## run 1
Design top, start of the top module:
module top(
    input logic     clk, 
    input logic     SW, 
    input logic     BOOT, 
    input logic [63:0] seed,
    output logic    _48b, 
    output logic    _45a
);
    logic [7:0] read_data;
    logic [5:0] pixel;
    logic newframe; 
    logic [23:0] shift_reg;  
    logic load_sreg;
    logic transmit_pixel;
    logic shift; 
    logic ws2812b_out;
    logic [63:0] pixel_control;
    logic [63:0] next_pixel_control;  
    logic [5:0] pixel_index;  
    logic [1:0] flipper;  
    values u1 (
        .clk         (clk), 
        .rst_n       (SW),  
        .newframe    (newframe), 
        .pixel        (pixel),
        .seed        (seed),
        .read_data     (read_data),
        .debug_grid  ()
    );
    ws2812b u4 (  
        .clk            (clk), 
        .rst_n          (SW),
        .serial_in      (shift_reg[23]),  
        .transmit       (transmit_pixel),  
        .ws2812b_out    (ws2812b_out), 
        .shift          (shift)
    );
    controller u5 (
        .clk            (clk), 
        .rst_n          (SW),
        .load_sreg      (load_sreg), 
        .transmit_pixel (transmit_pixel), 
        .pixel          (pixel),  
        .newframe          (newframe)  
    );
    always_ff @(posedge clk) begin
        if (!SW) begin
            flipper = 2'b00;
            shift_reg <= 24'd0;
        end else begin
        if(newframe) begin
            flipper = flipper + 1;
            if (flipper == 2'b11) begin
                flipper = 2'b00;
            end
        end
        if (load_sreg) begin  
            unique case (flipper)
                2'b00:
                    shift_reg <= { read_data, 16'd0 };
                2'b01:
                    shift_reg <= { 8'd0, read_data, 8'd0 };
                2'b10:
  ...
For scale: ~3300 cells after synthesis, ~69 I/O pins, ~26000 µm² of cells after synthesis.
make LEC_CHECK=0 CAP_MARGIN=20 CELL_PAD_IN_SITES_DETAIL_PLACEMENT=0 CORE_ASPECT_RATIO=1.56 CORE_MARGIN=2 CORE_UTILIZATION=72 CTS_CLUSTER_DIAMETER=205 CTS_CLUSTER_SIZE=96 GPL_TIMING_DRIVEN=1 MIN_ROUTING_LAYER=met1 SETUP_SLACK_MARGIN=-0.58 SLEW_MARGIN=0 TNS_END_PERCENT=20 finish   # period 6.04 ns
run.sh (not shown) runs the stock make flow with config.mk's settings and CLKGATE_MAP_FILE=.
Both conditions hold for run 1: the flow ran to the end and the final layout passed the timing, design-rule and antenna checks.
diff inputs: run 1 => run 2
- a change of SETUP_SLACK_MARGIN from -0.58 to 0.98
- a change of CELL_PAD_IN_SITES_DETAIL_PLACEMENT from 0 to 1
- a deleted CTS_CLUSTER_DIAMETER that had been 205
- a change of CTS_CLUSTER_SIZE from 96 to 29
- a deleted TNS_END_PERCENT that had been 20
- a change of CORE_UTILIZATION from 72 to 15
## What came out
Launch point of the critical path = u1.current_state[32]: run 2; launch point of the critical path = u1.current_state[2]: run 1. Going from run 1 to run 2, core area has increased, share of the cycle needed by the critical path after routing moved down, detailed-routed wire length on met3 grew by 7.4%, first-pass detailed-route iteration total down 2, met3 global-route usage went down 2.7 points. Across both runs, global-route usage was lower for run 2 than for run 1. Re detail-routed via count per cell: run 2 is about 30% down on run 1. Fraction of met1 tracks used by global routing was lower in the run labelled run 2.
Input changes introduced in run 3 (baseline for comparison: run 2):
- PLACE_DENSITY: unset -> 0.67
- SETUP_SLACK_MARGIN: 0.98 -> 2.69
- CELL_PAD_IN_SITES_DETAIL_PLACEMENT: 1 -> 0
- CORE_UTILIZATION: 15 -> 72
- the clock period (ns, I/O delays scaled along): 6.04 -> 9.08
--- outcome ---
- Run 2 reports its uppermost metal layer occupied by signal nets as met5 while run 3 reports met4.
- Looking at met3 layer usage reported by global route, run 3 sits 2.3 points above run 2.
- Taking run 2 as the reference point, the average via count per standard cell of run 3 rises by about 50%.
- Sort run 2 and run 3 by number of cells on the worst reg-to-reg path, descending, and run 2 comes first.
- Routed wire in run 3 totals less than in run 2.
- Between run 3 and run 2, it is run 3 whose maximum single-stage delay on the critical path is higher, by 550 ps.
- Of run 3 and run 2, it is run 3 that has the lower final cycle utilization of the critical path.
- Run 3: no failed stages, no open violations at the end
- On worst hold margin, run 2 and run 3 are basically level.
Setup changes, run 3 to run 4
- an added TNS_END_PERCENT of 5
- a change of CORE_ASPECT_RATIO from 1.56 to 0.92
- an added HOLD_SLACK_MARGIN of -0.08
- a change of SLEW_MARGIN from 0 to 35
- a change of SETUP_SLACK_MARGIN from 2.69 to 0.98
- a change of CAP_MARGIN from 20 to 15
- a change of the clock period (ns, I/O delays scaled along) from 9.08 to 5.24
[summary]
For the least setup slack across all paths after layout, run 4 came in 3290 ps lower than run 3 did. Run 4 vs. run 3: critical path required time now sits lower; met1 track demand over resource now sits higher; final cycle utilization of the critical path now sits higher; non-clock buffer count now sits higher. Run 4 vs run 3 — placer's final routability congestion estimate dropped 1.4%. Between run 4 and run 3, it is run 4 whose number of inserted filler cells in the final layout is lower, by about 50%. Run 3 and run 4: one clean run, run 3; the rest did not finish clean. STATUS run=run 4 STAGES=ALL_DONE FINAL_CHECKS=FAILED CAUSE=negative setup slack. Between run 3 and run 4, the maximum frequency is higher for run 4.
[inputs] run 5 vs run 4
- swapping 15 for 20 in CAP_MARGIN
- clearing TNS_END_PERCENT, which used to be 5
- swapping 0.92 for 1.56 in CORE_ASPECT_RATIO
- swapping 35 for 0 in SLEW_MARGIN
- swapping 29 for 34 in CTS_CLUSTER_SIZE
- swapping 0.98 for 1.29 in SETUP_SLACK_MARGIN
- clearing HOLD_SLACK_MARGIN, which used to be -0.08
- swapping 5.24 for 9.08 in the clock period (ns, I/O delays scaled along)
Results
Highest routed metal layer = met4: run 5; highest routed metal layer = met5: run 4. On run 5: global-route usage is 7.4 points lower than what run 4 gave. Wire length of the first global-routing pass of run 5 falls short of that of run 4 by more than 10%. Run 5: final cell count 280 below run 4. Of the two values seen for capture point of the critical path, u1.current_state[45] was produced by run 4 and u1.current_state[18] by run 5. Run 5 went all the way through the flow, and no timing, DRC or antenna check failed. NOTE: clock latency on the worst-skew pair in run 5 falls short of that of run 4.
